==> run a <==
==> flow/design.v <==
module mapper #(
    parameter DIM4_WIDTH = 8,  
    parameter DIM3_WIDTH = 8, 
    parameter DIM2_WIDTH = 8,  
    parameter DIM1_WIDTH = 8,
    parameter IDX4_WIDTH = 8,  
    parameter IDX3_WIDTH = 8, 
    parameter IDX2_WIDTH = 8,  
    parameter IDX1_WIDTH = 8,
    parameter ROW_MAJOR = 1,   
    parameter ADDR_WIDTH = 32 
)( 
    input  logic                        clk,            
    input  logic                        rst,            
    input  logic [DIM4_WIDTH - 1:0]     dim4, 
    input  logic [DIM3_WIDTH - 1:0]     dim3, 
    input  logic [DIM2_WIDTH - 1:0]     dim2,
    input  logic [DIM1_WIDTH - 1:0]     dim1,
    input  logic [IDX4_WIDTH - 1:0]     idx4,
    input  logic [IDX3_WIDTH - 1:0]     idx3, 
    input  logic [IDX2_WIDTH - 1:0]     idx2,
    input  logic [IDX1_WIDTH - 1:0]     idx1,
    input  logic [ADDR_WIDTH - 1:0]     base_addr,
    output logic [ADDR_WIDTH - 1:0]     addr
);
    logic [ADDR_WIDTH - 1:0] mult1_result, mult2_result, mult3_result;
    logic [ADDR_WIDTH - 1:0] dim3_dim2_dim1, dim2_dim1;
    logic [ADDR_WIDTH - 1:0] addr_temp;
    generate
        if (ROW_MAJOR) begin : row_major_block
            always_ff @(posedge clk or posedge rst) begin
                if (rst) begin
                    dim2_dim1 <= '0;
                    dim3_dim2_dim1 <= '0;
                end else begin
                    dim2_dim1 <= dim2 * dim1;
                    dim3_dim2_dim1 <= dim3 * dim2 * dim1;
                end
            end
            always_ff @(posedge clk or posedge rst) begin
                if (rst) begin
                    mult1_result <= '0;
                    mult2_result <= '0;
                    mult3_result <= '0;
                end else begin
                    mult1_result <= idx4 * dim3_dim2_dim1;
                    mult2_result <= idx3 * dim2_dim1;
                    mult3_result <= idx2 * dim1;
                end
            end
            always_ff @(posedge clk or posedge rst) begin
                if (rst) begin
                    addr_temp <= '0;
                end else begin
                    addr_temp <= base_addr + mult1_result + mult2_result + mult3_result + idx1;
                end
            end
        end else begin : column_major_block
            always_ff @(posedge clk or posedge rst) begin
                if (rst) begin
                    dim2_dim1 <= '0;
                    dim3_dim2_dim1 <= '0;
                end else begin
                    dim2_dim1 <= dim2 * dim1;
                    dim3_dim2_dim1 <= dim3 * dim2 * dim1;
                end
            end
            always_ff @(posedge clk or posedge rst) begin
                if (rst) begin
                    mult1_result <= '0;
                    mult2_result <= '0;
                    mult3_result <= '0;
                end else begin
                    mult1_result <= idx4 * dim3_dim2_dim1;
                    mult2_result <= idx3 * dim2_dim1;
                    mult3_result <= idx1 * dim2;
                end
            end
            always_ff @(posedge clk or posedge rst) begin
                if (rst) begin
                    addr_temp <= '0;
                end else begin
                    addr_temp <= base_addr + mult1_result + mult2_result + mult3_result + idx2;
                end
            end
        end
    endgenerate
    assign addr = addr_temp;
endmodule
==> flow/run.sh <==
#!/bin/bash
# the make line also repeats each setting of config.mk as NAME=value (left out here)
make -C /OpenROAD-flow-scripts/flow DESIGN_CONFIG=/design/flow/config.mk WORK_HOME=/design/flow/orfs CLKGATE_MAP_FILE= finish
==> flow/config.mk <==
export PLATFORM = sky130hd
export DESIGN_NAME = mapper
export DESIGN_NICKNAME = mapper
export VERILOG_FILES = /design/flow/design.v
export SDC_FILE = /design/flow/constraint.sdc
export NUM_CORES = 4
export LEC_CHECK = 0
export ABC_AREA = 1
export CAP_MARGIN = 10
export CORE_MARGIN = 2
export CORE_UTILIZATION = 72
export CTS_CLUSTER_DIAMETER = 221
export CTS_CLUSTER_SIZE = 70
export PLACE_DENSITY = 0.64
export SETUP_SLACK_MARGIN = -0.68
export SLEW_MARGIN = 20
==> flow/constraint.sdc <==
create_clock -name core_clock -period 6.9 [get_ports {clk}]
set_input_delay 1.3800 -clock core_clock [delete_from_list [all_inputs] [get_ports {clk}]]
set_output_delay 1.3800 -clock core_clock [all_outputs]
set_load 0.01 [all_outputs]
==> inputs of run b, as changes to run a <==
- ABC_AREA: 1 -> not set
- CAP_MARGIN: 10 -> 5
- CTS_CLUSTER_DIAMETER: 221 -> not set
- CTS_CLUSTER_SIZE: 70 -> 41
- MAX_ROUTING_LAYER: not set -> met4
- PLACE_DENSITY: 0.64 -> not set
- SETUP_SLACK_MARGIN: -0.68 -> 0.43
==> flow/constraint.sdc (replaced) <==
create_clock -name core_clock -period 7.19 [get_ports {clk}]
set_input_delay 1.4380 -clock core_clock [delete_from_list [all_inputs] [get_ports {clk}]]
set_output_delay 1.4380 -clock core_clock [all_outputs]
set_load 0.01 [all_outputs]
==> qor summary <==
item	run b	run a
Result of the run	failed layout checks	failed layout checks
Violated checks	setup timing	setup timing
Launch point of the worst path	dim2[7]	dim3[1]
Post-synth net total	3652	4756
Drt initial violations	1380	2094
Critical Path RT	7550 ps	7240 ps
Number of logic inverters in the finished layout	453	993
Global router's overall resource usage	0.365	0.387
Die Area	38200 sq um	41800 sq um
Number of global-route vias before repair	22300	27500
Drt via density	5.85	5.55
Actual transition at the worst max-transition pin	805 ps	1080 ps
Most frequently used cell type in the post-synthesis netlist	fa_1	nand2_1
Proportion of cell area occupied by registers	0.118	0.110
Initial antenna violation count	2	11
Yosys-reported design area after synthesis	26400 sq um	28900 sq um
Area growth from synthesis to final layout	16.0%	13.1%
Post-synthesis instance area	26400 sq um	28900 sq um
Area taken by multi-input logic gates	21500 sq um	21900 sq um
Number of cells in the design after placement	3434	4513

==> inputs of build 37 <==
Starts from the design.v that is shown in full above.
Settings: LEC_CHECK=0, CAP_MARGIN=30, CELL_PAD_IN_SITES_DETAIL_PLACEMENT=0, CORE_MARGIN=2, CORE_UTILIZATION=72, CTS_CLUSTER_SIZE=54, HOLD_SLACK_MARGIN=0.29, MIN_ROUTING_LAYER=met1, PLACE_DENSITY_LB_ADDON=0.01, SETUP_SLACK_MARGIN=-0.61, SLEW_MARGIN=40, TNS_END_PERCENT=55; clock period 6.51 ns.
run.sh (not shown) runs the stock make flow with config.mk's settings and CLKGATE_MAP_FILE=.
==> build 85: changes against build 37 <==
ABC_AREA = 1   (was not set)
CAP_MARGIN = 20   (was 30)
CELL_PAD_IN_SITES_DETAIL_PLACEMENT = not set   (was 0)
CORE_ASPECT_RATIO = 0.5   (was not set)
CTS_CLUSTER_DIAMETER = 375   (was not set)
CTS_CLUSTER_SIZE = 100   (was 54)
HOLD_SLACK_MARGIN = not set   (was 0.29)
MIN_ROUTING_LAYER = not set   (was met1)
PLACE_DENSITY_LB_ADDON = not set   (was 0.01)
SETUP_SLACK_MARGIN = not set   (was -0.61)
SLEW_MARGIN = 20   (was 40)
TNS_END_PERCENT = 10   (was 55)
==> flow/constraint.sdc (replaced) <==
create_clock -name core_clock -period 10.1 [get_ports {clk}]
set_input_delay 2.0200 -clock core_clock [delete_from_list [all_inputs] [get_ports {clk}]]
set_output_delay 2.0200 -clock core_clock [all_outputs]
set_load 0.01 [all_outputs]
==> run summary <==
Purpose: to document the outcome of synthesis and place and route.

Outcome
The flow ran to the end and the layout has no timing, DRC or antenna violations.

Yosys
The share of synthesized cell area in full adder, half adder and majority cells is between 40% and 50%. The Yosys chip area is roughly 0.029 mm². The cell with the most instances after synthesis is sky130_fd_sc_hd__nand2_1. Per Yosys stat, the portion of area used by sequential elements is between 10% and 20%.

Cells and area
In the final design database the tool counted approximately 4,800 nets. The combinational cell area excluding buffers and inverters is between 0.02 and 0.025 mm². The tally of clock buffers in the finished layout is 18.

Final timing
Per the finish-stage timing summary, setup violations number 0. The worst clock skew on the final layout is between 10 and 15 ps.

Die
The core outline area is a little under 0.04 mm².

Global routing
The wire length of the first global-routing pass is about 120,000 µm. Global routing used between 6 and 7% of the available met3 tracks. The number of antenna violations at the first check in global routing came to 7.

Route
The wire length on met2 is 32,700 µm.
That was build 85.
==> run summary <==
Purpose: to document the outcome of synthesis and place and route.

Outcome
The flow ran to the end, but the layout failed its checks. The checks that failed: setup timing.

Cells and area
At the end of the flow, the number of nets in the layout was 3,915. Per the layout area report, the combinational gate area comes to 0.0214 mm². The layout has 19 clock buffers.

Global routing
The number of antenna violations at the first check in global routing is 0. The wire length of the first global-routing pass is between 100,000 and 150,000 µm. The global-route track usage on met3 is approximately 5.8%.

Run
The reported max-cap violation count is 0.

Final timing
The last timing report of the flow puts the setup violation total at 17. The setup slack after layout is -2040 ps.

Route
The wire length on met2 is ~34,000 µm.

Yosys
The share of synthesized cell area in full adder, half adder and majority cells is around half. Of the synthesized area, sequential elements account for 13.7%. Per the post-synthesis report, the nets total 3,652.

Die
The core outline area is roughly 0.036 mm².

Power and ir drop
That was build 37.
Power and IR-drop figures of this design are not reliable: the tool's default activity estimate is inflated in some of its runs.
